==> flow/design.v <==
module UART_Tx
(
   input       i_Clock		,
   input       i_Reset		,	 
   input       i_TX_DV		,
   input [7:0] i_TX_Byte	,
   output reg  o_TX_Serial	,
   output      o_TX_Done
 );
  parameter CLKS_PER_BIT =       5;
  parameter IDLE         =  3'b000;
  parameter TX_START_BIT =  3'b001;
  parameter TX_DATA_BITS =  3'b010;
  parameter TX_STOP_BIT  =  3'b011;
  parameter CLEANUP      =  3'b100;
  reg [ 2:0] r_SM_Main     ;
  reg [12:0] r_Clock_Count ;
  reg [ 2:0] r_Bit_Index   ;
  reg [ 7:0] r_TX_Data     ;
  reg        r_TX_Done     ;
  reg        r_TX_Active   ;
  always @(posedge i_Clock)
  begin
    if (i_Reset)
    begin
      r_SM_Main     <= IDLE;
      r_Clock_Count <= 0;
      r_Bit_Index   <= 0;
      r_TX_Data     <= 0;
      r_TX_Done     <= 1'b0;
      r_TX_Active   <= 1'b0;
      o_TX_Serial   <= 1'b1;
    end
    else
    case (r_SM_Main)
      IDLE :
        begin
          o_TX_Serial   <= 1'b1;          
          r_TX_Done     <= 1'b0;
          r_Clock_Count <= 0;
          r_Bit_Index   <= 0;
          if (i_TX_DV)
          begin
            r_TX_Active <= 1'b1;
            r_TX_Data   <= i_TX_Byte;
            r_SM_Main   <= TX_START_BIT;
          end
          else
            r_SM_Main <= IDLE;
        end  
      TX_START_BIT :
        begin
          o_TX_Serial <= 1'b0;
          if (r_Clock_Count < CLKS_PER_BIT-1)
          begin
            r_Clock_Count <= r_Clock_Count + 1;
            r_SM_Main     <= TX_START_BIT;
          end
          else
          begin
            r_Clock_Count <= 0;
            r_SM_Main     <= TX_DATA_BITS;
          end
        end  
      TX_DATA_BITS :
        begin
          o_TX_Serial <= r_TX_Data[r_Bit_Index];
          if (r_Clock_Count < CLKS_PER_BIT-1)
          begin
            r_Clock_Count <= r_Clock_Count + 1;
            r_SM_Main     <= TX_DATA_BITS;
          end
          else
          begin
            r_Clock_Count <= 0;
            if (r_Bit_Index < 7)
            begin
              r_Bit_Index <= r_Bit_Index + 1;
              r_SM_Main   <= TX_DATA_BITS;
            end
            else
            begin
              r_Bit_Index <= 0;
              r_SM_Main   <= TX_STOP_BIT;
            end
          end
        end  
      TX_STOP_BIT :
        begin
          o_TX_Serial <= 1'b1;
          if (r_Clock_Count < CLKS_PER_BIT-1)
          begin
            r_Clock_Count <= r_Clock_Count + 1;
            r_SM_Main     <= TX_STOP_BIT;
          end
          else
          begin
            r_TX_Done     <= 1'b1;
            r_Clock_Count <= 0;
            r_SM_Main     <= CLEANUP;
            r_TX_Active   <= 1'b0;
          end
        end  
      CLEANUP :
        begin
          r_TX_Done <= 1'b1;
          r_SM_Main <= IDLE;
        end
      default :
        r_SM_Main <= IDLE;
    endcase
  end
  assign o_TX_Done   = r_TX_Done;
endmodule
module hcsr04
(
	input  					clk			,
	input  					rst			,	 
	input  					echoPin		,	 
	output reg 				trigPin		,	 
	output wire [11:0]	o_distance	, 	 
	output reg 				M_end				 
);
localparam [11:0] TRIG_LEN    = 12'd5;      
localparam [11:0] PERIOD      = 12'd3000;   
localparam [11:0] COUNTER_1CM = 12'd4;      
reg [11:0] 	counter			 ;  
reg [11:0]	echoHighCounter ;  
reg [11:0]  distance;
reg [11:0]  cnt_n;
reg [11:0]  dist_n;
reg         mend_n;
always@(posedge clk)
begin
	if (rst)
	begin
		counter         <= 0;
		echoHighCounter <= 0;
		distance        <= 0;
		M_end           <= 0;
		trigPin         <= 0;
	end
	else
	begin
		cnt_n  = counter + 1;
		dist_n = distance;
		mend_n = M_end;
		if(cnt_n <= TRIG_LEN)
			trigPin <= 1;
		else
			trigPin <= 0;
		if(echoPin)
			echoHighCounter <= echoHighCounter + 1;
		else
		begin
			if(echoHighCounter!=0)
			begin
				dist_n = echoHighCounter;
				echoHighCounter <= 0;
				if(dist_n >= 5*COUNTER_1CM && dist_n <= 180*COUNTER_1CM) mend_n = 1;
				else mend_n = 0;
			end
		end
		if(cnt_n == PERIOD)
		begin
			cnt_n  = 0;
			mend_n = 0;
		end
		counter  <= cnt_n;
		distance <= dist_n;
		M_end    <= mend_n;
	end
end
assign o_distance = distance;
endmodule
module PWM_generator
(
	input 					clk	,
	input 					rst	,	 
	input  		[27:0] 	duty	,	 
	output reg 	[ 3:0] 	IN			 
);
reg [12:0] counter;
reg [12:0] cnt_n;
always@(posedge clk)
begin
	if (rst)
	begin
		counter <= 0;
		IN      <= 4'b0000;
	end
	else
	begin
		cnt_n = counter + 1;
		if(cnt_n <= 62*duty[6:0])
			IN[0] <= 1;
		else
			IN[0] <= 0;
		if(cnt_n <= 62*duty[13:7])
			IN[1] <= 1;
		else
			IN[1] <= 0;
		if(cnt_n <= 62*duty[20:14])
			IN[2] <= 1;
		else
			IN[2] <= 0;
		if(cnt_n <= 62*duty[27:21])
			IN[3] <= 1;
		else
			IN[3] <= 0;
		if(cnt_n == 6200)
			counter <= 0;
		else
			counter <= cnt_n;
	end
end
endmodule
module algoritamKretanja
(
	input 				clk,
	input 				rst,		 
	input 		 [11:0] USR,		 
	input 		 [11:0]	USL,		 
	input 		 [11:0]	USM,		 
	input 				endR,		 
	input 				endL,		 
	input 				endM,		 
	output 	reg			TxEnable,	 
	output 	reg [ 7:0] 	TxData,		 
	output 	reg [27:0]	duty,		 
	output 	reg led,
	output 	reg buzzer
);
localparam [16:0] IDLE_WAIT     = 17'd50000;    
localparam [16:0] SENDINIT_WAIT = 17'd105;      
localparam [ 6:0] SENDINIT_MSG2 = 7'd100;       
localparam [ 6:0] SENDINIT_END  = 7'd101;
localparam [16:0] WAIT_LEFT     = 17'd3001;     
localparam [11:0] SEND_PERIOD   = 12'd3000;     
localparam [16:0] straight      = 17'd70500;    
localparam [16:0] turningTime   = 17'd55000;    
localparam [16:0] pause         = 17'd50000;    
localparam [16:0] turnTime      = 17'd80000;    
localparam [16:0] END_BLINK     = 17'd25000;    
localparam [ 5:0] numberOfMeasures = 6'd32;     
localparam        SHIFT         = 2;            
reg [16:0] 	statesCounter 	 ;	 
reg [11:0] 	counterSending 	 ;	 
reg [ 6:0] 	countSendingINIT ;	 
reg [16:0]  countSendingTurns;	 
reg [ 7:0] distanceL ;
reg [ 7:0] distanceD ;
reg [ 7:0] distanceS ;
reg [ 7:0]  initS	 ;		 
reg 		initEnd	 ;		 
reg [ 5:0]  NMeasures;		 
reg [13:0]	sum		 ;		 
reg [ 2:0] 	STATE;
parameter IDLE 				= 3'b000;
parameter INIT 				= 3'b001;
parameter sendingINIT 		= 3'b010;
parameter STRAIGHT 			= 3'b011;
parameter turningRIGHT 		= 3'b100;
parameter turningLEFT		= 3'b101;
parameter TURN 				= 3'b110;
parameter END 				= 3'b111;
parameter initialization 	= 3'd1;
parameter turnedRight 		= 3'd2;
parameter turnedLeft 		= 3'd3;
parameter turned 			= 3'd4;
reg [7:0] turns;	 
reg [7:0] turning;	 
reg [2:0] index;	 
wire rightBigger;
wire leftBigger;
wire centralSmaller9;
wire centralBigger43;
assign rightBigger = distanceD > 21;
assign leftBigger = distanceL > 21;
assign centralBigger43 = distanceS > 43;
assign centralSmaller9 = distanceS <= 9;
reg endR_q, endL_q, endM_q;
reg [ 5:0] nm_n;
reg [ 7:0] ds_n;
reg [13:0] sum_n;
always@(posedge clk)
begin
	if (rst)
	begin
		endR_q    <= 0;
		endL_q    <= 0;
		endM_q    <= 0;
		distanceD <= 0;
		distanceL <= 0;
		distanceS <= 0;
		NMeasures <= 0;
		sum       <= 0;
		initS     <= 0;
		initEnd   <= 0;
	end
	else
	begin
		endR_q <= endR;
		endL_q <= endL;
		endM_q <= endM;
		if (endR && !endR_q)
			distanceD <= USR >> SHIFT;
		if (endL && !endL_q)
			distanceL <= USL >> SHIFT;
		if (endM && !endM_q)
		begin
			if(STATE == INIT)
			begin
				nm_n  = NMeasures + 1;
				ds_n  = USM >> SHIFT;
				sum_n = sum + ds_n;
				NMeasures <= nm_n;
				distanceS <= ds_n;
				sum       <= sum_n;
				if(nm_n == numberOfMeasures)
				begin
					initS   <= sum_n >> 5;	 
					initEnd <= 1;
				end
			end
			else
			begin
				sum       <= 0;
				NMeasures <= 0;
				distanceS <= USM >> SHIFT;
				initEnd   <= 0;
			end
		end
	end
end
reg [16:0] sc_n;
reg [ 2:0] idx_n;
reg [ 7:0] turns_n;
reg [ 7:0] turning_n;
always@(posedge clk)
begin
	if (rst)
	begin
		STATE         <= IDLE;
		duty          <= 28'd0;
		statesCounter <= 0;
		index         <= 0;
		turns         <= 0;
		turning       <= 0;
		led           <= 0;
		buzzer        <= 0;
	end
	else
	begin
		sc_n      = statesCounter;
		idx_n     = index;
		turns_n   = turns;
		turning_n = turning;
		case(STATE)
			IDLE:
			begin
				sc_n = statesCounter + 1;
				duty <= {7'd0, 7'd0, 7'd0, 7'd0};
				if(sc_n == IDLE_WAIT)
				begin
					STATE <= INIT;
					sc_n  = 0;
				end
			end
			INIT:
			begin
				duty <= {7'd0, 7'd0, 7'd0, 7'd0};
				if(initEnd) STATE <= sendingINIT;
			end
			sendingINIT:
			begin
				duty <= {7'd0, 7'd0, 7'd0, 7'd0};
				sc_n = statesCounter + 1;
				if(statesCounter == SENDINIT_WAIT)
				begin
					STATE <= STRAIGHT;
					sc_n  = 0;
				end
			end
			STRAIGHT:
			begin
				if(turning[index]==0)
				begin
					if(!leftBigger && !rightBigger && !centralSmaller9) followLeft;
					else if(leftBigger && centralBigger43 && distanceD > 11 && !rightBigger) STATE <= END;
					else if(leftBigger || rightBigger)
					begin
						if(centralBigger43)		 
						begin
							idx_n = index + 1;
							turning_n[idx_n] = 0;
							turns_n[idx_n] = leftBigger ? 1'b0 : 1'b1;
						end
						STATE <= leftBigger ? turningLEFT : turningRIGHT;
					end
					else if(!leftBigger && !rightBigger && centralSmaller9)
						STATE <= TURN;
				end
				else	 
				begin
					case({rightBigger, leftBigger, centralBigger43})
						3'b110:
						begin
							idx_n = index - 1;
							if(turns[index] == 1)
								STATE <= turningRIGHT;
							else
								STATE <= turningLEFT;
						end
						3'b100: STATE <= turningRIGHT;
						3'b010:
						begin
							sc_n = statesCounter + 1;
							if(sc_n == WAIT_LEFT)
							begin
								STATE <= turningLEFT;
								sc_n  = 0;
							end
						end
						3'b000:
						begin
							if(centralSmaller9) STATE <= TURN;
						end
						3'b101, 3'b001: followLeft;
						3'b011: followRight;
						default: ;
					endcase
				end
			end
			turningLEFT:
			begin
				sc_n = statesCounter + 1;
				if(statesCounter <= straight)
					duty <= {7'd60, 7'd60, 7'd0, 7'd0};
				else if(statesCounter > straight && statesCounter < straight + turningTime)
					duty <= {7'd80, 7'd0, 7'd0, 7'd0};
				else if (statesCounter == straight + turningTime)
				begin
					sc_n  = 0;
					STATE <= IDLE;
					duty  <= {7'd0, 7'd0, 7'd0, 7'd0};
				end
			end
			turningRIGHT:
			begin
				sc_n = statesCounter + 1;
				if(statesCounter <= straight)
					duty <= {7'd60, 7'd60, 7'd0, 7'd0};
				else if(statesCounter > straight && statesCounter < straight + turningTime)
					duty <= {7'd0, 7'd80, 7'd0, 7'd0};
				else if (statesCounter == straight + turningTime)
				begin
					sc_n  = 0;
					STATE <= IDLE;
					duty  <= {7'd0, 7'd0, 7'd0, 7'd0};
				end
			end
			TURN:
			begin
				sc_n = statesCounter + 1;
				if(statesCounter <= pause)
					duty <= {7'd0, 7'd0, 7'd0, 7'd0};
				else if(statesCounter > pause && statesCounter < pause + turnTime)
					duty <= {7'd0, 7'd65, 7'd75, 7'd0};
				else if (statesCounter == pause + turnTime)
				begin
					sc_n  = 0;
					STATE <= IDLE;
					turning_n[index] = 1;
				end
			end
			END:
			begin
				duty <= {7'd0, 7'd0, 7'd0, 7'd0};
				sc_n = statesCounter + 1;
				if(statesCounter == END_BLINK)
				begin
					led    <= !led;
					buzzer <= !buzzer;
					sc_n   = 0;
				end
			end
			default:
				STATE <= IDLE;
		endcase
		statesCounter <= sc_n;
		index         <= idx_n;
		turns         <= turns_n;
		turning       <= turning_n;
	end
end
task followLeft;
	begin
		if(distanceL == 11)	  duty <= {7'd55, 7'd55, 7'd0, 7'd0};
		if(distanceL < 11) 	  duty <= {7'd55, 7'd65, 7'd0, 7'd0};
		else if(distanceL > 11) duty <= {7'd65, 7'd55, 7'd0, 7'd0};
	end
endtask
task followRight;
	begin
		if(distanceD == 11)	  duty <= {7'd55, 7'd55, 7'd0, 7'd0};
		if(distanceD < 11) 	  duty <= {7'd65, 7'd55, 7'd0, 7'd0};
		else if(distanceD > 11) duty <= {7'd55, 7'd65, 7'd0, 7'd0};
	end
endtask
reg [ 6:0] csi_n;
reg [16:0] cst_n;
always@(posedge clk)
begin
	if (rst)
	begin
		TxEnable          <= 0;
		TxData            <= 0;
		counterSending    <= 0;
		countSendingINIT  <= 0;
		countSendingTurns <= 0;
	end
	else
	case(STATE)
		sendingINIT:
		begin
			csi_n = countSendingINIT + 1;
			countSendingINIT <= csi_n;
			if(csi_n == 1)
			begin
				TxData 	<= initialization;
				TxEnable <= 1;
			end
			else if(csi_n == SENDINIT_MSG2)
			begin
				TxData 	<= initS;
				TxEnable <= 1;
			end
			else if(csi_n == SENDINIT_END)
			begin
				TxEnable 		 <= 0;
				counterSending	 <= 0;
			end
			else TxEnable <= 0;
		end
		STRAIGHT:
		begin
			countSendingTurns <= 0;
			if(counterSending == SEND_PERIOD)
			begin
				TxData 			 <= distanceS;
				TxEnable 		 <= 1;
				counterSending	 <= 0;
				countSendingINIT <= 0;
			end
			else
			begin
				counterSending <= counterSending + 1;
				TxEnable <= 0;
			end
		end
		turningLEFT, turningRIGHT:
		begin
			cst_n = countSendingTurns + 1;
			countSendingTurns <= cst_n;
			if(cst_n <= straight)	 
			begin
				if(counterSending == SEND_PERIOD)
				begin
					TxData 			<= distanceS;
					TxEnable 		<= 1;
					counterSending	<= 0;
				end
				else
				begin
					counterSending <= counterSending + 1;
					TxEnable <= 0;
				end
			end
			else
			begin
				if(TxData != ((STATE == turningLEFT) ? turnedLeft : turnedRight))	 
				begin
					TxData 	<= (STATE == turningLEFT) ? turnedLeft : turnedRight;
					TxEnable <= 1;
				end
				else TxEnable <= 0;
			end
		end
		TURN:
		begin
			if(TxData != turned)
			begin
				TxData 	<= turned;
				TxEnable <= 1;
			end
			else TxEnable <= 0;
		end
		default: ;
	endcase
end
endmodule
module labyrinth_car
(
	input  		 clk	,
	input  		 rst	,	 
	input  		 echoR,
	input  		 echoL,
	input  		 echoM,
	output 		 trigR,	 
	output 		 trigL,
	output 		 trigM,
	output 		 Tx	,
	output [3:0] motors_PWM,
	output 		 led,
	output 		 buzzer
);
wire [ 7:0] dataTransmit;
wire 			TxEnable 	;
wire [11:0] distanceR	;
wire [11:0] distanceL	;
wire [11:0] distanceM	;
wire 			endR 			;
wire 			endL			;
wire 			endM			;
wire [27:0]	duty			;
UART_Tx UART_Transmitter(
	.i_Clock(clk)        	,
	.i_Reset(rst)        	,
	.i_TX_DV(TxEnable)     	,
	.i_TX_Byte(dataTransmit),
	.o_TX_Serial(Tx) 		,
	.o_TX_Done()
);
algoritamKretanja AK
(
	.clk(clk)		,
	.rst(rst)		,
	.USR(distanceR),
	.USL(distanceL),
	.USM(distanceM),
	.endR(endR)		,
	.endL(endL)		,
	.endM(endM)		,
	.TxEnable(TxEnable)	,
	.TxData(dataTransmit),
	.duty(duty),
	.led(led),
	.buzzer(buzzer)
);
hcsr04 UltrasonicR
(
	.clk(clk)		,
	.rst(rst)		,
	.echoPin(echoR),
	.trigPin(trigR),
	.o_distance(distanceR),
	.M_end(endR)
);
hcsr04 UltrasonicL
(
	.clk(clk)		,
	.rst(rst)		,
	.echoPin(echoL),
	.trigPin(trigL),
	.o_distance(distanceL),
	.M_end(endL)
);
hcsr04 UltrasonicM
(
	.clk(clk)		,
	.rst(rst)		,
	.echoPin(echoM),
	.trigPin(trigM),
	.o_distance(distanceM),
	.M_end(endM)
);
PWM_generator PWM
(
	.clk(clk)	,
	.rst(rst)	,
	.duty(duty)	,
	.IN(motors_PWM)
);
endmodule
==> flow/run.sh <==
#!/bin/bash
# the make line also repeats each setting of config.mk as NAME=value (left out here)
make -C /OpenROAD-flow-scripts/flow DESIGN_CONFIG=/design/flow/config.mk WORK_HOME=/design/flow/orfs CLKGATE_MAP_FILE= finish
==> flow/config.mk <==
export PLATFORM = sky130hd
export DESIGN_NAME = labyrinth_car
export DESIGN_NICKNAME = labyrinth_car
export VERILOG_FILES = /design/flow/design.v
export SDC_FILE = /design/flow/constraint.sdc
export NUM_CORES = 4
export LEC_CHECK = 0
export ABC_AREA = 1
export CAP_MARGIN = 20
export CORE_MARGIN = 2
export CORE_UTILIZATION = 72
export CTS_CLUSTER_DIAMETER = 202
export GPL_ROUTABILITY_DRIVEN = 0
export PLACE_DENSITY_LB_ADDON = 0.19
export SLEW_MARGIN = 20
==> flow/constraint.sdc <==
create_clock -name core_clock -period 3.78 [get_ports {clk}]
set_input_delay 0.7560 -clock core_clock [delete_from_list [all_inputs] [get_ports {clk}]]
set_output_delay 0.7560 -clock core_clock [all_outputs]
set_load 0.01 [all_outputs]
==> results.txt, run 1 <==
Item: results of the latest flow run.

- The flow ran to the end, but the layout failed its checks.
- The checks that failed were setup timing.
- In this run the standard cell core region covers about 28000 um^2.
- The final max-slew violation count is 0.
- The routed design shows a via density per instance of about 6.0.
- The initialized floorplan defines 61 standard-cell rows.
- The count of flip-flops with a built-in enable after synthesis is 0.
- Per the timing report, the most critical flop-to-flop path originates at AK.duty[23].
- The critical path in the final layout is reported with a setup slack of -0.710 ns.
- The flow reports power dissipated in sequential cells as ~3.5 mW.
- The clock insertion delay at the later pin of the skew report is 0.54 ns.
- The combinational group share of total power is under 10%.
- The synthesized netlist devotes between 20% and 30% of its cell area to simple gates.
- The register-to-register path setup slack is -0.71 ns.
- The clock network accounts for approximately half of the total power.
- The compound-gate portion of the synthesized area is between 10 and 15%.
- In this run, the number of DRC markers left after iteration 0 of detailed routing was ~2000.
- The total overflow reported by the global router is 0.
- The worst min-delay path category is flip-flop to flip-flop.
- The worst slack at placement is -0.614 ns.
- Yosys printed 4 warnings.
- Summing all multi-input logic gate instances after layout gives around 13000 um^2.
- STA classifies the critical path startpoint as a flip-flop.
- OpenROAD emitted warnings numbering 66.
- The maximum cell stage delay along the critical path is a little under 0.6 ns.
- Combinational power for this build is around 0.3 mW.
- For met1 alone, demand over resource in global routing was 41.0%.
- The worst hold path terminates at UART_Transmitter.r_Clock_Count[9].
- The synthesized netlist net count is between 3000 and 4000.
- The area enclosed by the die boundary is between 20000 and 30000 um^2.
- The number of instances in the synthesized netlist is ~2900.
- The sequential cell area in the final layout is 6510 um^2.
- Input and output buffers added on the ports amount to 14.
- The power report puts the net switching power at roughly 1.7 mW.
- In the power breakdown, the biggest contributor is the clock network.
- In the CTS report, the clock slew at the register clock pins of the worst setup and hold paths is listed as around 0.070 ns.
- The script reports the combined buffer and inverter count of the critical path as 2.
- The number of cells in Yosys stat is 2859.
- The wire length of the first global-routing pass is around 88000 um.
- The met3 usage in global routing is under 10%.
- STA classifies the critical path endpoint as a flip-flop.
- The timing report shows that the slowest cell on the worst path is fa_1.
- The synthesis run shows the most used standard cells to be 512 x nand2_1, 374 x inv_1, 337 x nor2_1, 323 x dfxtp_1, 238 x a21oi_1.
- The tally of max-capacitance violations is 0.
- The highest achievable clock rate is roughly 220 MHz.
- Looking at the power breakdown, sequential logic takes a little under half of the total.
- For this run the top cell type by instance count after synthesis was nand2_1.
- The wire length recorded after detailed routing is approximately 54000 um.
- The initial standard-cell utilization of the core is roughly three quarters.
- The largest voltage drop on the vdd net is approximately 0.55 mV.
- The top cell type by area accounts for 31.4% of the synthesized area.
- The capturing element of the worst setup path is PWM.IN[3].
- The routed design ends up with an antenna cell count of 0.
- After synthesis, the chip area reported by Yosys is 20600 um^2.
- The power report puts the leakage power at roughly 10 nW.
- Per STA, the worst path is made up of fa_1, inv_1, fa_1, inv_2, fa_1, ha_4, a21o_1, nand3_1, nand2_1, a21oi_2, nor2_1, o21ai_1, nand2_1, nand2_1, nand2_2, a21oi_2, xor2_1, ha_1, a21oi_2, nand2_1, a21oi_2.
- The biggest area contributor in the post-synthesis netlist is dfxtp_1.
- The routed layout has between 20000 and 25000 vias.
- The critical path runs through a total of 21 cells.
- Overall routing resource usage recorded by global route was 34.3%.
- The adder and majority gate portion of the synthesized area is around 16%.
- The number of antenna violations at the first check in global routing is 0.
- The DRC violations left is 0.
- The die is 173 um tall.
- Entering global routing, the biggest net connects approximately 160 pins.
- The post-synthesis sequential element count is 323.
- The clock network power is about 3.7 mW.
- The clock period minus worst slack is between 4 and 5 ns.
- In the Yosys report, the sequential cells make up a little under a third of the chip area.
- The final hold violation count recorded for this run is 0.
- The final period utilization is 119%.
- The power report lists cell-internal power as 5.75 mW.
- The start point of the critical path is AK.duty[23].
- Setup repair after global routing could not meet its margin everywhere.
- The overall die width is 173 um.
- TritonCTS built the clock tree.
- The timing report attributes the biggest portion of critical-path delay to adder cells.
- The half-perimeter wire length after placement is approximately 37000 um.
- In this run the remaining antenna-violating nets after routing total 0.
- For reference, the most critical setup path is categorized as flip-flop to flip-flop.
- The clock net in this run drives a total of 323 sinks.
- The overall power consumption is between 7 and 8 mW.
- The number of cells on the worst reg-to-reg path is 21.
- The routed wirelength normalized by instance count is 16.2 um.
- The deepest clock path buffer count is 3.
- The cell area after synthesis is between 20000 and 25000 um^2.
- The synthesis report lists the most area-consuming cells as dfxtp_1 31%, ha_1 10%, nand2_1 9.3%, inv_1 6.8%, nor2_1 6.1%.
- The required time of the worst setup path is ~4.3 ns.
- The actual transition at the worst max-transition pin is roughly 1 ns.
- Yosys mapped the design onto roughly 60 distinct sky130hd cell types.
- The final-stage net count is 3180.
- The worst clock skew is roughly 0.018 ns.
- The async set or reset register ratio after synthesis is 0%.
- The clock buffer count from CTS is 35.
- The first-pass iteration count of the detailed router is 8.
- The sum of negative setup slack is -2.49 ns.
- The number of hold buffers added after CTS was 0.
- The area growth from synthesis to layout is 13.6%.
- The number of levels the H-tree was split into is 2.
- The maximum fanout along the worst path is 4.
- The number of global-route vias before repair is 19500.
- The most used routing layer in global routing is met2.
- In this run the count of I/O pins placed on the die edge is 15.
- The headroom to the max-slew limit is ~33%.
- The start point of the worst hold path is UART_Transmitter.r_Clock_Count[9].
- The switching share of power is 22.9%.
- In the synthesized netlist, the dominant kind of combinational cell is simple AND/OR/NAND/NOR gates.
- The layout has around 1700 filler cells.
- The arrival time of the worst setup path is between 4 and 5 ns.
- Per the post-synthesis stats, the area per cell is between 7 and 8 um^2.
- The power density over the cells is between 300 and 400 nW/um^2.
- The worst hold path passes through 2 cells.
- Of the post-synthesis cell area, the part taken by muxes is 0%.
- The XOR/XNOR share of the synthesized area is around 4.5%.
- The most used flip-flop cell after synthesis is dfxtp_1.
- Endpoints with negative setup slack in the final report add up to 4.
- For met2 alone, demand over resource in global routing was slightly above 60%.
- The master cell of the clock root buffer is clkbuf_16.
- The terminus of the critical flop-to-flop path is PWM.IN[3].
## per-layer routing
metal	routed length, um	vias to the layer above
met5	0	-
met4	2300	0
met3	3850	254
met2	26600	1011
met1	21400	9305
li1	-	9590
## timing repair
action                                 CTS  global route
endpoints found under the hold margin    0             0
pin swaps                               40            51
buffers inserted                        11             8
setup endpoints to repair                4             4
resized                                 20            39
## cell type report
class	count	area share, %
Multi-Input combinational cell	2072	54.2
Sequential cell	323	27.8
Inverter	389	6.25
Timing Repair Buffer	131	4.45
Clock buffer	47	4.23
Tap cell	378	2.02
Clock inverter	16	1.07
## per-stage QoR
| stage | cells | area [um^2] | hold slack (ns) | util, % |
|---|---|---|---|---|
| 2_1_floorplan | 2859 | 20800 | 0.393 | - |
| 3_3_place_gp | 3274 | 21800 | 0.402 | 78.0 |
| 3_5_place_dp | 3274 | 21800 | 0.409 | 78.0 |
| 4_1_cts | 3348 | 23200 | 0.440 | 82.9 |
| 5_1_grt | 3356 | 23400 | 0.459 | 83.6 |
| 6_report | 3356 | 23400 | 0.439 | 83.6 |
==> run 2, diff against run 1 <==
- ABC_AREA: 1 -> unset
- CORE_ASPECT_RATIO: unset -> 0.79
- CORE_MARGIN: 2 -> 10
- CORE_UTILIZATION: 72 -> 40
- CTS_CLUSTER_DIAMETER: 202 -> unset
- MAX_ROUTING_LAYER: unset -> met4
- PLACE_DENSITY_LB_ADDON: 0.19 -> unset
- clock period: 3.78 -> 10.0 ns (I/O delays scaled with it)
==> run 2 against run 1 <==
Now clean on timing, DRC and antenna. Global-route usage shrank 18 points. Hold slack lost 0.015 ns. Utilization shrank 39 points. Combinational power shrank 66%. Cell count shrank 7.5%. Critical path type unchanged. Critical endpoint is now PWM.IN[0]. Largest cell class unchanged.
==> results.txt, run 2 <==
Item: results of the latest flow run.

- The flow ran to the end and the layout has no timing, DRC or antenna violations.
- The worst clock skew is 0.0182 ns (-0.000199 ns).
- The row count is 73 (+20%).
- The initial standard-cell utilization of the core is 40.6% (-33 points).
- The global router's overall resource usage is 15.9% (-18 points).
- According to the timing report, the critical path is captured at PWM.IN[0].
- The tree is rooted in a clkbuf_16.
- The worst path buffer plus inverter count is 2 (unchanged).
- The number of levels the H-tree was split into was 2 (unchanged).
- The final hold slack is 0.423 ns (-0.0152 ns).
- The number of setup violations in the final report is 0 (-4).
- The global routing met1 resource utilization is 22.3% (-19 points).
- Ranked by instance count, the synthesized netlist is headed by 323 x dfxtp_1, 269 x nor2_1, 236 x nand2_1, 187 x a21oi_1, 168 x inv_1.
- The actual transition at the worst max-transition pin is 0.980 ns (-0.0220 ns).
- The tally of max-capacitance violations is 0 (unchanged).
- The static leakage is 8.84 nW (-14%).
- The number of gates given a new drive strength after cts came to 0 (-100%).
- The cell count after placement is 3036 (-7.3%).
- The total net switching power came to 0.653 mW (-62%).
- The wire length reported by the detailed router is 48300 um (-11%).
- The worst-case reg-to-reg path depth is 21 (unchanged).
- The die boundary height was 221 um (+28%).
- The total overflow reported by the global router came to 0 (unchanged).
- The headroom to the max-slew limit is 34.6% (+1.8 points).
- The area growth from synthesis to layout is 9.01%.
- The largest family of logic cells by area is simple AND/OR/NAND/NOR gates.
- The global routing met2 resource utilization is 23.1% (-39 points).
- The XOR/XNOR share of the synthesized area came to 5.69% (+1.2 points).
- The startpoint identified for the worst hold timing path is UART_Transmitter.r_SM_Main[1].
- The area enclosed by the die boundary is 60700 um^2 (+100%).
- The count of cell types in the netlist is 98 (+61%).
- The required time of the worst setup path is 10.48 ns (+6.23 ns).
- The sum of negative setup slack is 0 ns (+2.49 ns).
- The number of buffers added on ports is 14 (unchanged).
- The DRC violations left was 0 (unchanged).
- The leading cell type by number of instances after synthesis is dfxtp_1.
- The deepest clock path buffer count is 3 (unchanged).
- The average size of a mapped cell is 8.34 um^2 (+16%).
- The wire length of the first global-routing pass was 80300 um (-8.8%).
- The half-perimeter wire length after placement is 34200 um (-6.8%).
- The final period utilization is 50.5% (-68 points).
- The arrival time of the worst setup path is 5.52 ns (+0.56 ns).
- The total tool warning count is 61 (-7.6%).
- The post-synthesis mux area share came to 3.01% (+3.0 points).
- The met3 usage in global routing came to 2.53% (-2.3 points).
- The reg-to-reg critical path startpoint is AK.duty[2].
- TritonCTS built the clock tree.
- The number of cells in Yosys stat is 2453 (-14%).
- The worst setup path is captured at a flip-flop.
- The clock insertion delay at the later pin of the skew report was 0.57 ns (+0.03 ns).
- Setup repair after global routing left no endpoint under its margin.
- The number of nets with antenna violations after detailed routing is 0 (unchanged).
- The critical path's top delay family is adder cells.
- In the synthesized netlist the dominant register cell turns out to be dfxtp_1.
- The post-detailed-route via-to-cell ratio was 5.47 (-8.9%).
- The clock edge transition at the registers on the reported setup and hold paths came to 0.06 ns (about the same).
- The power attributed to combinational cells is 0.105 mW (-66%).
- The clock network power is 1.39 mW (-62%).
- The area reported by Yosys stat was 20500 um^2 (-0.70%).
- Looking at the setup timing report, the critical path kind is flip-flop to flip-flop.
- The CTS sink count came to 323 (unchanged).
- In this run the worst hold path is classified as flip-flop to flip-flop.
- The number of global-route vias before repair is 16000 (-18%).
- The final-stage net count is 2629 (-17%).
- In the post-synthesis netlist, the biggest area contributors are dfxtp_1 32%, ha_1 10%, fa_1 5.6%, nor2_1 4.9%, a21oi_1 4.6%.
- The register area share after synthesis is 31.6% (+0.22 points).
- The worst hold path depth is 2 (unchanged).
- The sequential share of power is 46.7% (about the same).
- After global routing, the most crowded layer is met2.
- The combinational group share of total power is 3.7% (-0.4 points).
- The count of flip-flops with a built-in enable after synthesis is 0 (unchanged).
- The overall die width came to 274 um (+58%).
- The register-to-register path setup slack is 4.95 ns (+5.66 ns).
- The compound-gate portion of the synthesized area is 16.1% (+2.3 points).
- The internal power consumption is 2.15 mW (-63%).
- The leading power group is the clock network.
- The biggest area contributor in the post-synthesis netlist is dfxtp_1.
- The number of antenna violations at the first check in global routing is 0 (unchanged).
- The largest voltage drop on the vdd net is 0.141 mV (-74%).
- The adder and majority gate portion of the synthesized area came to 15.7% (+0.11 points).
- The maximum cell stage delay along the critical path is 0.57 ns (about the same).
- The routed wirelength normalized by instance count is 15.6 um (-3.6%).
- The cell area after synthesis is 20500 um^2 (-0.70%).
- The cell at the slowest stage of the critical path is fa_1.
- The highest achievable clock rate is 198 MHz (-11%).
- The antenna diode instance count is 0 (unchanged).
- The post-synthesis sequential element count is 323 (unchanged).
- The count of cell instances traversed by the critical path came to 21 (unchanged).
- The maximum number of pins on one net before global-route repair came to 88 (-43%).
- The violation count after the first detailed-routing iteration is 1156 (-42%).
- The number of primary I/O pins is 15 (unchanged).
- The core box area was 50400 um^2 (+80%).
- The final tally of hold violations is 0 (unchanged).
- The fraction of synthesized cell area taken by the top area cell type is 31.6% (+0.22 points).
- For reference, the critical path is launched at AK.duty[2].
- The switching share of power is 23.3% (+0.39 points).
- The simple logic cell fraction of the synthesized area is 22.3% (-3.7 points).
- The proportion of power drawn by the clock network is 49.6% (+0.3 points).
- The Yosys warning count was 4 (unchanged).
- The buffer count from post-CTS setup fixing is 0 (-11).
- The final max-slew violation count is 0 (unchanged).
- The flip-flop and latch power is 1.31 mW (-62%).
- The post-cts hold-fix buffer tally came to 0 (unchanged).
- The maximum fanout along the worst path came to 5 (+1).
- The power density over the cells is 126 nW/um^2 (-61%).
- Looking at the hold checks, the worst path lands on UART_Transmitter.r_SM_Main[0].
- In this run the critical path is formed by fa_1, fa_1, inv_1, fa_1, inv_1, ha_1, nor2b_1, o21ai_0, a21oi_1, o21ai_0, nand2b_1, a21o_1, a21oi_1, xor2_1, ha_1, and4_1, nand4_1, or3_1, nand2_1, a21oi_1, a211oi_1.
- The number of vias after detailed routing is 17000 (-16%).
- The first-pass iteration count of the detailed router was 5 (-3).
- The number of instances in the synthesized netlist was 2453 (-14%).
- The clock period minus worst slack was 5.05 ns (+0.556 ns).
- The terminus of the critical flop-to-flop path is PWM.IN[0].
- The async set or reset register ratio after synthesis is 0% (unchanged).
- The number of non-filler instances in the completed layout was 3104 (-7.5%).
- The synthesized netlist net count is 2681 (-13%).
- The clock buffer count from CTS came to 38 (+8.6%).
- The startpoint type of the worst setup path is a flip-flop.
-- run 2: area by class of cell --
| class | instances | area [um^2] |
|---|---|---|
| well taps | 675 | 845 |
| multi-input cells | 1845 | 12900 |
| inverters | 168 | 631 |
| clock inverters | 10 | 110 |
| repair buffers | 25 | 224 |
| fillers | 4956 | 28100 |
| flip-flops and latches | 323 | 6470 |
| clock buffers | 58 | 1140 |
-- run 2: stage by stage --
step | instance area, um^2 | total power, mW | setup slack (ns) | util [%]
2_1_floorplan | 20500 | 1.41 | 5.41 | -
3_3_place_gp | 21100 | 1.44 | 5.21 | 41.8
3_5_place_dp | 21100 | 1.44 | 4.99 | 41.8
4_1_cts | 22300 | 2.85 | 4.97 | 44.2
5_1_grt | 22300 | 2.91 | 4.54 | 44.2
6_report | 22300 | 2.80 | 4.95 | 44.2
-- run 2: metal layers --
| layer | wire, um | vias to the layer above |
|---|---|---|
| met5 | 0 | - |
| met4 | 918 | 0 |
| li1 | - | 8507 |
| met2 | 20600 | 376 |
| met1 | 24300 | 8032 |
| met3 | 2480 | 70 |
==> run 3, diff against run 2 <==
- ABC_AREA: unset -> 1
- CORE_ASPECT_RATIO: 0.79 -> unset
- CORE_MARGIN: 10 -> 2
- CORE_UTILIZATION: 40 -> 72
- GPL_ROUTABILITY_DRIVEN: 0 -> unset
- MAX_ROUTING_LAYER: met4 -> unset
- PLACE_DENSITY: unset -> 0.35
- SETUP_SLACK_MARGIN: unset -> 1.3
- clock period: 10.0 -> 4.58 ns (I/O delays scaled with it)
==> run 3 against run 2 <==
Sequential power increased by 120%. Largest power group unchanged. Highest routed layer unchanged. Register-to-register slack got worse by 4.8 ns. Worst setup slack got worse by 4.8 ns. Clock skew up 0.0022 ns. Area after synthesis grew 0.71%. Hold slack lost 0.0013 ns. Combinational power increased by 140%. Sequential share of layout area down 0.47 points. Global-route usage rose by 18 points.
==> results.txt, run 3 <==
Item: results of the latest flow run.

- The flow ran to the end and the layout has no timing, DRC or antenna violations.
- The arrival time of the worst setup path is 4.87 ns (-0.65 ns).
- The synthesized netlist net count is 3087 (+15%).
- The actual transition at the worst max-transition pin is 0.894 ns (-0.0858 ns).
- The worst slack at placement is 0.0498 ns (-4.94 ns).
- The sequential cell area in the final layout is 6510 um^2 (+0.66%).
- Looking at the hold checks, the worst path lands on UART_Transmitter.r_SM_Main[0].
- The average size of a mapped cell was 7.21 um^2 (-14%).
- The post-detailed-route via-to-cell ratio is 5.87 (+7.3%).
- The clock buffer count from CTS is 36 (-5.3%).
- The routed wirelength normalized by instance count is 15.7 um (+1.1%).
- dfxtp_1 takes more of the synthesized area than any other cell.
- The static leakage is 9.92 nW (+12%).
- The total tool warning count is 66 (+8.2%).
- The final max-slew violation count is 0 (unchanged).
- The wire length of the first global-routing pass came to 86200 um (+7.4%).
- The core box area came to 28000 um^2 (-44%).
- The die boundary height is 173 um (-22%).
- The critical path goes through fa_1, inv_2, fa_1, inv_2, fa_1, ha_4, a21o_1, nand3_2, nand2_2, a21oi_2, nor2_1, o21ai_1, nand2_1, nand2_1, nand2_1, a21oi_2, xor2_1, ha_1, nand4_1, nor3_2, nand3_1, a21oi_1.
- The violation count after the first detailed-routing iteration is 1679 (+45%).
- The endpoint class of the critical path is a flip-flop.
- The required time of the worst setup path is 5.03 ns (-5.45 ns).
- The initial standard-cell utilization of the core is 73.6% (+33 points).
- The proportion of power drawn by the clock network came to 48.7% (-0.9 points).
- The number of antenna violations at the first check in global routing is 0 (unchanged).
- Per the synth stats, the flop cell with the highest instance count is dfxtp_1.
- The number of levels the H-tree was split into is 2 (unchanged).
- The total net switching power is 1.42 mW (+120%).
- The final hold slack came to 0.422 ns (-0.00126 ns).
- The number of non-filler instances in the completed layout is 3289 (+6.0%).
- The count of cell types in the netlist was 61 (-38%).
- The cell count after placement was 3192 (+5.1%).
- The largest voltage drop on the vdd net is 0.311 mV (+120%).
- The number of vias after detailed routing is 19300 (+14%).
- The number of setup violations in the final report came to 0 (unchanged).
- The half-perimeter wire length after placement is 36100 um (+5.5%).
- The global router's overall resource usage was 33.6% (+18 points).
- The final period utilization is 96.5% (+46 points).
- The final estimated routing congestion in global placement is just under 1.
- Looking at the group totals, the largest power group turns out to be the clock network.
- For the worst reg-to-reg path, the startpoint reported by OpenROAD is AK.duty[15].
- The final tally of hold violations is 0 (unchanged).
- The count of flip-flops with a built-in enable after synthesis came to 0 (unchanged).
- The internal power consumption was 4.68 mW (+120%).
- The largest family of logic cells by area is simple AND/OR/NAND/NOR gates.
- The switching share of power is 23.2% (-0.047 points).
- The synthesis run shows the most used standard cells to be 512 x nand2_1, 374 x inv_1, 337 x nor2_1, 323 x dfxtp_1, 238 x a21oi_1.
- The area reported by Yosys stat is 20600 um^2 (+0.71%).
- The final-layout fill cell count came to 1926 (-61%).
- The leading cell type by number of instances after synthesis is nand2_1.
- The clock network power came to 2.97 mW (+110%).
- The count of cell instances traversed by the critical path is 22 (+4.8%).
- The area enclosed by the die boundary was 30000 um^2 (-51%).
- The area growth from synthesis to layout is 10.7%.
- The number of global-route vias before repair is 18900 (+19%).
- The row count is 61 (-16%).
- Among cell families on the critical path, the largest total delay comes from adder cells.
- Sorting the synthesized cells by area gives the leading types as dfxtp_1 31%, ha_1 10%, nand2_1 9.3%, inv_1 6.8%, nor2_1 6.1%.
- The post-synthesis sequential element count is 323 (unchanged).
- The DRC violations left came to 0 (unchanged).
- The highest achievable clock rate was 226 MHz (+14%).
- Per the timing report, the most critical flop-to-flop path finishes at PWM.IN[2].
- The number of buffers added on ports was 14 (unchanged).
- The tally of max-capacitance violations is 0 (unchanged).
- The number of primary I/O pins came to 15 (unchanged).
- The cell at the slowest stage of the critical path is fa_1.
- The compound-gate portion of the synthesized area is 13.8% (-2.3 points).
- The power attributed to combinational cells was 0.252 mW (+140%).
- The TritonCTS clock tree is built.
- The combinational group share of total power is 4.1% (+0.4 points).
- The overall die width is 173 um (-37%).
- The cell area after synthesis came to 20600 um^2 (+0.71%).
- The post-synthesis mux area share was 0% (-3.0 points).
- The CTS sink count was 323 (unchanged).
- The worst hold path depth was 2 (unchanged).
- The fraction of synthesized cell area taken by the top area cell type is 31.4% (-0.22 points).
- The tree is rooted in a clkbuf_16.
- The startpoint type of the worst setup path is a flip-flop.
- The wire length reported by the detailed router was 51800 um (+7.1%).
- The post-placement cell area was 21200 um^2 (+0.72%).
- The post-cts hold-fix buffer tally is 0 (unchanged).
- The total overflow reported by the global router was 0 (unchanged).
- The worst hold path begins at UART_Transmitter.r_SM_Main[1].
- The maximum fanout along the worst path is 4 (-1).
- The sequential share of power was 47.1% (+0.4 points).
- The XOR/XNOR share of the synthesized area was 4.46% (-1.2 points).
- The clock edge transition at the registers on the reported setup and hold paths is 0.06 ns (about the same).
- The final core area utilization is 81.5% (+37 points).
- The class of the most critical setup path is flip-flop to flip-flop.
- The clock insertion delay at the later pin of the skew report came to 0.54 ns (-0.03 ns).
- The maximum number of pins on one net before global-route repair was 71 (-19%).
- The worst-case reg-to-reg path depth came to 22 (+4.8%).
- The worst clock skew is 0.0204 ns (+0.00221 ns).
- The combinational gate area is 12600 um^2 (-2.0%).
- The deepest clock path buffer count is 3 (unchanged).
- The adder and majority gate portion of the synthesized area is 15.6% (-0.11 points).
- The Yosys warning count is 4 (unchanged).
- The capturing element of the worst setup path is PWM.IN[2].
- The register-to-register path setup slack was 0.16 ns (-4.79 ns).
- The most critical setup path has its startpoint at AK.duty[15].
- The simple logic cell fraction of the synthesized area came to 26.1% (+3.7 points).
- The clock period minus worst slack is 4.42 ns (-0.625 ns).
- The worst min-delay path category is flip-flop to flip-flop.
- The first-pass iteration count of the detailed router is 6 (+1).
- The async set or reset register ratio after synthesis is 0% (unchanged).
- The smallest setup slack after layout is 0.160 ns (-4.79 ns).
- Setup repair after global routing could not meet its margin everywhere.
- The power density over the cells is 267 nW/um^2 (+110%).
- The number of instances in the synthesized netlist was 2859 (+17%).
- The flip-flop and latch power came to 2.87 mW (+120%).
- The maximum cell stage delay along the critical path is 0.59 ns (+0.02 ns).
- The register area share after synthesis is 31.4% (-0.22 points).
- The headroom to the max-slew limit is 40.4% (+5.8 points).
- The worst path buffer plus inverter count is 2 (unchanged).
- The final-stage net count is 3113 (+18%).
- The number of cells in Yosys stat was 2859 (+17%).
- The area of all placed cells without fillers is 22800 um^2 (+2.3%).
- The number of nets with antenna violations after detailed routing is 0 (unchanged).
- The antenna diode instance count is 0 (unchanged).
run 3: per-layer routing:
| layer | routed length [um] | up-vias | GRT usage [%] |
|---|---|---|---|
| met5 | 0 | - | 0 |
| met4 | 2030 | 0 | 14.7 |
| met3 | 3540 | 166 | 4.86 |
| met2 | 24800 | 765 | 57.7 |
| met1 | 21400 | 8939 | 42.3 |
| li1 | - | 9446 | - |
run 3: per-stage QoR:
stage	power, mW	setup TNS [ns]
after detailed placement	3.18	0
final	6.09	0
after floorplan	3.11	0
after global placement	3.17	0
after global routing	6.25	-0.0263
after CTS	6.09	0
run 3: layout make-up:
cell class                      instances  share of cell area (%)
Sequential cell                       323                    28.5
Clock buffer                           50                    4.63
Timing Repair Buffer                   63                    2.23
Clock inverter                         14                   0.762
Tap cell                              378                    2.07
Multi-Input combinational cell       2072                    55.3
Inverter                              389                    6.45
run 3: what timing repair did:
| action | in CTS | in global routing |
|---|---|---|
| pin swaps | 46 | 37 |
| setup buffers | 27 | 6 |
| setup endpoints to repair | 14 | 33 |
| gates resized | 26 | 29 |
==> run 4, diff against run 3 <==
- ABC_AREA: 1 -> unset
- CORE_UTILIZATION: 72 -> 70
- CTS_CLUSTER_SIZE: unset -> 37
- PLACE_DENSITY: 0.35 -> unset
- SETUP_SLACK_MARGIN: 1.3 -> -0.45
- clock period: 4.58 -> 6.74 ns (I/O delays scaled with it)
==> run 4 against run 3 <==
Highest routed layer unchanged. Synthesized cell count fell by 14%. Global-route usage fell by 3.1 points. Via count fell by 11%. Largest power group is now sequential cells. Still clean. Sequential cell count did not move.
==> results.txt, run 4 <==
Item: results of the latest flow run.

- The count of cell instances traversed by the critical path is 23 (+4.5%).
- The worst hold path depth is 2 (unchanged).
- The register area share after synthesis came to 31.6% (+0.22 points).
- The total net switching power is 0.903 mW (-36%).
- The Yosys warning count was 4 (unchanged).
- The worst hold path endpoint is UART_Transmitter.r_SM_Main[0].
- In the synthesized netlist, the cells that appear most often are 323 x dfxtp_1, 269 x nor2_1, 236 x nand2_1, 187 x a21oi_1, 168 x inv_1.
- The clock period minus worst slack came to 5.12 ns (+0.695 ns).
- The clock insertion delay at the later pin of the skew report is 0.53 ns (about the same).
- The fraction of synthesized cell area taken by the top area cell type was 31.6% (+0.22 points).
- The number of gates given a new drive strength after cts is 0 (-100%).
- For reference, the critical path is captured by PWM.IN[2].
- The highest achievable clock rate was 195 MHz (-14%).
- The post-cts hold-fix buffer tally is 0 (unchanged).
- The final max-slew violation count is 0 (unchanged).
- The switching share of power is 22.5% (-0.70 points).
- The worst min-delay path category is flip-flop to flip-flop.
- By area the synthesized netlist is led by dfxtp_1 32%, ha_1 10%, fa_1 5.6%, nor2_1 4.9%, a21oi_1 4.6%.
- Between the synthesized netlist and the finished layout, the area growth was recorded as 6.72%.
- The final estimated routing congestion in global placement is 0.949 (-1.8%).
- In this run the clock root is driven by a clkbuf_16.
- The start point of the worst hold path is UART_Transmitter.r_SM_Main[1].
- The count of cell types in the netlist is 98 (+61%).
- The maximum number of pins on one net before global-route repair came to 177 (+150%).
- The deepest clock path buffer count is 3 (unchanged).
- The run finished with no timing, DRC or antenna violations.
- The total overflow reported by the global router is 0 (unchanged).
- The area enclosed by the die boundary is 30600 um^2 (+2.1%).
- The maximum fanout along the worst path is 5 (+1).
- The antenna diode instance count is 0 (unchanged).
- The DRC violations left is 0 (unchanged).
- The endpoint class of the critical path is a flip-flop.
- The worst path buffer plus inverter count is 5 (+3).
- The CTS sink count is 323 (unchanged).
- The start point of the critical path is AK.duty[16].
- The clock edge transition at the registers on the reported setup and hold paths is 0.06 ns (about the same).
- The initial standard-cell utilization of the core is 71.3% (-2.3 points).
- The post-synthesis cell type with the largest combined area is dfxtp_1.
- The number of instances in the synthesized netlist came to 2453 (-14%).
- The area reported by Yosys stat came to 20500 um^2 (-0.70%).
- Setup repair after global routing left no endpoint under its margin.
- The post-synthesis mux area share was 3.01% (+3.0 points).
- The reg-to-reg critical path startpoint is AK.duty[16].
- The largest family of logic cells by area is simple AND/OR/NAND/NOR gates.
- The number of antenna violations at the first check in global routing is 0 (unchanged).
- TritonCTS built the clock tree.
- The signal on the critical path passes through inv_1, fa_1, inv_1, fa_1, inv_1, fa_1, inv_1, ha_1, inv_1, nor2_1, nor2_1, o21bai_1, a21oi_1, o21bai_1, a21oi_1, xor2_1, ha_1, and4_1, nand4_1, or3_1, nand2_1, a21oi_1, a211oi_1.
- The adder and majority gate portion of the synthesized area was 15.7% (+0.11 points).
- The post-synthesis sequential element count was 323 (unchanged).
- The required time of the worst setup path is 7.17 ns (+2.14 ns).
- The static leakage was 8.80 nW (-11%).
- The die boundary height was 175 um (+1.0%).
- The number of buffers added on ports was 14 (unchanged).
- The wire length of the first global-routing pass came to 79000 um (-8.4%).
- The violation count after the first detailed-routing iteration was 1311 (-22%).
- The tally of max-capacitance violations is 0 (unchanged).
- In the synthesized netlist the dominant register cell turns out to be dfxtp_1.
- The post-detailed-route via-to-cell ratio is 6.16 (+4.9%).
- The group that draws the most power in this run is sequential cells.
- The combinational group share of total power is 3.8% (-0.3 points).
- The headroom to the max-slew limit came to 30.2% (-10 points).
- The most frequent cell on the critical path is inv_1.
- The total tool warning count came to 65 (-1.5%).
- The register-to-register path setup slack came to 1.62 ns (+1.47 ns).
- The power attributed to combinational cells is 0.152 mW (-40%).
- The number of levels the H-tree was split into came to 2 (unchanged).
- The average size of a mapped cell was 8.34 um^2 (+16%).
- The number of vias after detailed routing is 17300 (-11%).
- The routed wirelength normalized by instance count was 16.6 um (+5.3%).
- The area of all placed cells without fillers is 21800 um^2 (-4.3%).
- The cell area after synthesis is 20500 um^2 (-0.70%).
- The XOR/XNOR share of the synthesized area came to 5.69% (+1.2 points).
- The half-perimeter wire length after placement is 32600 um (-9.7%).
- The sum of negative setup slack is 0 ns (unchanged).
- The overall die width is 175 um (+1.0%).
- The first-pass iteration count of the detailed router is 6 (unchanged).
- The internal power consumption is 3.10 mW (-34%).
- The smallest setup slack after layout was 1.62 ns (+1.47 ns).
- The worst slack at placement is 1.75 ns (+1.70 ns).
- The number of global-route vias before repair is 16600 (-12%).
- The flip-flop and latch power is 1.94 mW (-32%).
- The largest voltage drop on the vdd net is 0.261 mV (-16%).
- The worst-case reg-to-reg path depth is 23 (+4.5%).
- The wire length reported by the detailed router was 46500 um (-10%).
- The count of flip-flops with a built-in enable after synthesis came to 0 (unchanged).
- The critical path is of the flip-flop to flip-flop type.
- The simple logic cell fraction of the synthesized area is 22.3% (-3.7 points).
- The final-stage net count was 2625 (-16%).
- The power density over the cells is 183 nW/um^2 (-31%).
- The global router's overall resource usage was 30.5% (-3.1 points).
- The synthesized netlist net count is 2681 (-13%).
- Among cell families on the critical path, the largest total delay comes from adder cells.
- The clock network power is 1.91 mW (-36%).
- The compound-gate portion of the synthesized area is 16.1% (+2.3 points).
- The number of nets with antenna violations after detailed routing is 0 (unchanged).
- The final tally of hold violations was 0 (unchanged).
- The actual transition at the worst max-transition pin is 1.05 ns (+0.153 ns).
- The post-placement cell area is 20700 um^2 (-2.5%).
- The maximum cell stage delay along the critical path was 0.53 ns (-0.06 ns).
- The clock buffer count from CTS is 35 (-2.8%).
- The terminus of the critical flop-to-flop path is PWM.IN[2].
- The number of cells in Yosys stat is 2453 (-14%).
- The worst clock skew is 0.0193 ns (-0.00102 ns).
- The sequential share of power is 48.5% (+1.4 points).
- The final period utilization was 75.9% (-21 points).
- The async set or reset register ratio after synthesis is 0% (unchanged).
- The number of setup violations in the final report is 0 (unchanged).
- The row count is 62 (+1.6%).
- In the post-synthesis netlist, the cell with the most instances is dfxtp_1.
- The number of primary I/O pins is 15 (unchanged).
- The arrival time of the worst setup path is 5.54 ns (+0.67 ns).
- STA classifies the critical path startpoint as a flip-flop.
- The cell at the slowest stage of the critical path is fa_1.
- The buffer count from post-CTS setup fixing is 0 (-100%).
- The core box area is 28700 um^2 (+2.5%).
- The proportion of power drawn by the clock network is 47.7% (-1.0 points).
## run 4: final cells by class
cell class,instances,area (um^2)
multi-input combinational,1845,12900
timing repair buffer,24,229
inverter,168,631
sequential,323,6470
tap,384,480
fill,2087,6870
clock inverter,9,87.6
clock buffer,53,1050
## run 4: metal layers
metal / vias up / track usage, % / wire (um)
met5: - / 0 / 0
met3: 107 / 4.44 / 2740
met1: 8162 / 40.3 / 20600
met4: 0 / 9.69 / 1250
met2: 507 / 51.7 / 21900
li1: 8505 / - / -
## run 4: stage by stage
step | power (mW) | utilization [%] | hold slack, ns | instances
after floorplan | 2.09 | - | 0.393 | 2453
after global placement | 2.13 | 72.1 | 0.413 | 2744
after detailed placement | 2.13 | 72.1 | 0.422 | 2744
after CTS | 4.03 | 76.0 | 0.434 | 2806
after global routing | 4.12 | 76.1 | 0.475 | 2806
final | 4.01 | 76.1 | 0.432 | 2806
==> run 5, diff against run 4 <==
- ABC_AREA: unset -> 1
- CAP_MARGIN: 20 -> 0
- CORE_ASPECT_RATIO: unset -> 0.85
- CORE_UTILIZATION: 70 -> 72
- CTS_CLUSTER_DIAMETER: unset -> 143
- CTS_CLUSTER_SIZE: 37 -> unset
- GPL_ROUTABILITY_DRIVEN: unset -> 0
- PLACE_DENSITY: unset -> 0.37
- SETUP_SLACK_MARGIN: -0.45 -> unset
- SLEW_MARGIN: 20 -> 5
- clock period: 6.74 -> 3.7 ns (I/O delays scaled with it)
==> run 5 against run 4 <==
The layout now fails its checks (setup timing). Hold slack improved by 0.0091 ns. Clock skew shrank 0.0072 ns. Sequential power increased by 84%. Non-clock buffer count is 112 higher. Largest cell class unchanged.
==> results.txt, run 5 <==
Item: results of the latest flow run.

- The flow ran to the end, but the layout failed its checks.
- In this run the layout check failures are setup timing.
- The adder and majority gate portion of the synthesized area came to 15.6% (-0.11 points).
- The worst hold path terminates at UART_Transmitter.r_Clock_Count[5].
- The routed length on met3 was 3900 um (+43%).
- Grouping stages by cell kind, the critical path spends the most delay in adder cells.
- The Yosys warning count came to 4 (unchanged).
- The number of levels the H-tree was split into is 2 (unchanged).
- The total length of routed met2 wires is 23900 um (+9.4%).
- The met1 wire length is 22300 um (+8.3%).
- Setup repair after global routing could not meet its margin everywhere.
- The root buffer cell chosen for the clock tree is clkbuf_16.
- The number of nets with antenna violations after detailed routing is 0 (unchanged).
- The number of non-filler instances in the completed layout is 3362 (+20%).
- The maximum cell stage delay along the critical path is 0.57 ns (+0.04 ns).
- The total overflow reported by the global router is 0 (unchanged).
- Per the timing report, the most critical flop-to-flop path originates at AK.duty[9].
- The start point of the worst hold path is UART_Transmitter.r_Clock_Count[5].
- The internal power consumption is 5.68 mW (+83%).
- The number of setup violations in the final report is 4 (+4).
- Ranked by total cell area, the synthesized netlist is headed by dfxtp_1 31%, ha_1 10%, nand2_1 9.3%, inv_1 6.8%, nor2_1 6.1%.
- The count of cell types in the netlist is 61 (-38%).
- The number of antenna violations at the first check in global routing came to 0 (unchanged).
- The post-detailed-route via-to-cell ratio is 5.84 (-5.2%).
- The row count is 57 (-8.1%).
- The count of cell instances traversed by the critical path is 21 (-8.7%).
- The area enclosed by the die boundary is 30000 um^2 (-2.0%).
- The highest metal layer used by the detailed router is met4.
- The area growth from synthesis to layout is 13.0%.
- The XOR/XNOR share of the synthesized area was 4.46% (-1.2 points).
- The switching share of power was 23.1% (+0.52 points).
- The critical path is of the flip-flop to flip-flop type.
- The number of instances in the synthesized netlist is 2859 (+17%).
- The power density over the cells came to 317 nW/um^2 (+73%).
- The flip-flop and latch power is 3.56 mW (+84%).
- The static leakage is 10.2 nW (+16%).
- The power attributed to combinational cells is 0.321 mW (+110%).
- The largest family of logic cells by area is simple AND/OR/NAND/NOR gates.
- The actual transition at the worst max-transition pin is 0.897 ns (-0.150 ns).
- The highest achievable clock rate came to 226 MHz (+15%).
- The smallest setup slack after layout is -0.730 ns (-2.35 ns).
- The worst hold path depth was 2 (unchanged).
- The overall power consumption is 7.38 mW (+84%).
- The half-perimeter wire length after placement is 36500 um (+12%).
- The largest voltage drop on the vdd net came to 0.475 mV (+82%).
- The tally of max-capacitance violations is 0 (unchanged).
- The total net switching power came to 1.70 mW (+88%).
- The most used flip-flop cell after synthesis is dfxtp_1.
- The cell at the slowest stage of the critical path is fa_1.
- The worst path buffer plus inverter count was 2 (-3).
- The die boundary height is 160 um (-8.6%).
- The endpoint identified for the worst register-to-register timing path is PWM.IN[1].
- The cell sequence reported for the critical path is fa_1, inv_2, fa_1, inv_2, fa_1, ha_4, a21o_1, nand3_1, nand2_1, a21oi_2, nor2_1, o21ai_1, nand2_1, nand2_1, nand2_1, a21oi_2, xor2_1, ha_1, nand4_1, or4_4, a21oi_2.
- The post-synthesis sequential element count was 323 (unchanged).
- The violation count after the first detailed-routing iteration is 1808 (+38%).
- The number of primary I/O pins was 15 (unchanged).
- The post-placement cell area was 21900 um^2 (+6.0%).
- The final period utilization came to 120% (+44 points).
- The number of cells in Yosys stat is 2859 (+17%).
- The count of flip-flops with a built-in enable after synthesis was 0 (unchanged).
- TritonCTS built the clock tree.
- The required time of the worst setup path came to 4.16 ns (-3.01 ns).
- The area of all placed cells without fillers is 23300 um^2 (+6.6%).
- The synthesized netlist net count is 3087 (+15%).
- The clock buffer count from CTS is 35 (unchanged).
- The routed wirelength normalized by instance count came to 15.3 um (-7.5%).
- The area reported by Yosys stat came to 20600 um^2 (+0.71%).
- The wire length reported by the detailed router was 51500 um (+11%).
- The final tally of hold violations is 0 (unchanged).
- OpenSTA lists the critical path endpoint as PWM.IN[1].
- The most critical min-delay path falls under flip-flop to flip-flop.
- The headroom to the max-slew limit is 39.8% (+9.6 points).
- The wire length of the first global-routing pass was 86800 um (+9.9%).
- The global router's overall resource usage is 34.1% (+3.6 points).
- The clock period minus worst slack came to 4.43 ns (-0.686 ns).
- The worst clock skew is 0.0122 ns (-0.00719 ns).
- The clock network power is 3.50 mW (+83%).
- The cell count after placement is 3291 (+20%).
- The async set or reset register ratio after synthesis is 0% (unchanged).
- STA classifies the critical path startpoint as a flip-flop.
- The maximum fanout along the worst path was 5 (unchanged).
- The overall die width is 187 um (+7.2%).
- The CTS sink count is 323 (unchanged).
- The worst-case reg-to-reg path depth is 21 (-8.7%).
- The number of vias after detailed routing was 19600 (+14%).
- The antenna diode instance count is 0 (unchanged).
- The proportion of power drawn by the clock network was 47.5% (-0.2 points).
- The maximum number of pins on one net before global-route repair is 155 (-12%).
- The clock edge transition at the registers on the reported setup and hold paths is 0.06 ns (about the same).
- The post-synthesis mux area share is 0% (-3.0 points).
- The arrival time of the worst setup path was 4.88 ns (-0.66 ns).
- The final max-slew violation count came to 0 (unchanged).
- The number of global-route vias before repair came to 19000 (+15%).
- The average size of a mapped cell is 7.21 um^2 (-14%).
- The final-stage net count is 3185 (+21%).
- The post-cts hold-fix buffer tally is 0 (unchanged).
- Ranked by power, first place goes to sequential cells.
- After synthesis, the most frequently instantiated cells are 512 x nand2_1, 374 x inv_1, 337 x nor2_1, 323 x dfxtp_1, 238 x a21oi_1.
- The endpoint class of the critical path is a flip-flop.
- Summed over all instances, the cell type with the most area after synthesis is dfxtp_1.
- The compound-gate portion of the synthesized area is 13.8% (-2.3 points).
- The initial standard-cell utilization of the core is 72.6% (+1.3 points).
- The sequential share of power is 48.2% (-0.3 points).
- The fraction of synthesized cell area taken by the top area cell type is 31.4% (-0.22 points).
- The simple logic cell fraction of the synthesized area is 26.1% (+3.7 points).
- The total tool warning count is 68 (+4.6%).
- The register-to-register path setup slack came to -0.73 ns (-2.35 ns).
- The core box area is 28400 um^2 (-1.1%).
- The deepest clock path buffer count is 3 (unchanged).
- The final core area utilization came to 82.0% (+5.9 points).
- The sum of negative setup slack is -2.16 ns (-2.16 ns).
- Tracing the worst setup path back leads to its startpoint at AK.duty[9].
- The combinational group share of total power is 4.4% (+0.6 points).
- The first-pass iteration count of the detailed router is 12 (+6).
- The final-layout fill cell count is 1981 (-5.1%).
- The number of buffers added on ports is 14 (unchanged).
- The most frequent cell on the critical path is nand2_1.
- The DRC violations left came to 0 (unchanged).
- The cell area after synthesis is 20600 um^2 (+0.71%).
- The clock insertion delay at the later pin of the skew report is 0.53 ns (about the same).
- The register area share after synthesis is 31.4% (-0.22 points).
- The leading cell type by number of instances after synthesis is nand2_1.
run 5: per-stage QoR:
step / setup slack (ns) / hold WS (ns)
6_report: -0.730 / 0.441
5_1_grt: -0.989 / 0.457
4_1_cts: -0.693 / 0.443
3_5_place_dp: -0.655 / 0.426
3_3_place_gp: -0.511 / 0.402
2_1_floorplan: -0.437 / 0.393
run 5: final cells by class:
type | instances | area, um^2 | area share [%]
inverter | 389 | 1470 | 6.30
sequential | 323 | 6500 | 27.9
clock buffer | 49 | 1010 | 4.34
timing repair buffer | 136 | 1070 | 4.58
clock inverter | 10 | 125 | 0.538
tap | 383 | 479 | 2.06
multi-input combinational | 2072 | 12600 | 54.2
run 5: repair_timing:
item                       4_1_cts  5_1_grt
resized                         29       23
hold endpoints to repair         0        0
setup endpoints to repair        4        4
setup buffers                   11        1
pin swaps                       31       13
run 5: routing by layer:
layer | track usage, % | vias to the layer above
met1 | 45.5 | 9064
li1 | - | 9590
met2 | 57.3 | 833
met5 | 0 | -
met4 | 11.7 | 0
met3 | 4.75 | 139
No activity file was given, so power comes from the tool's default toggle rates.
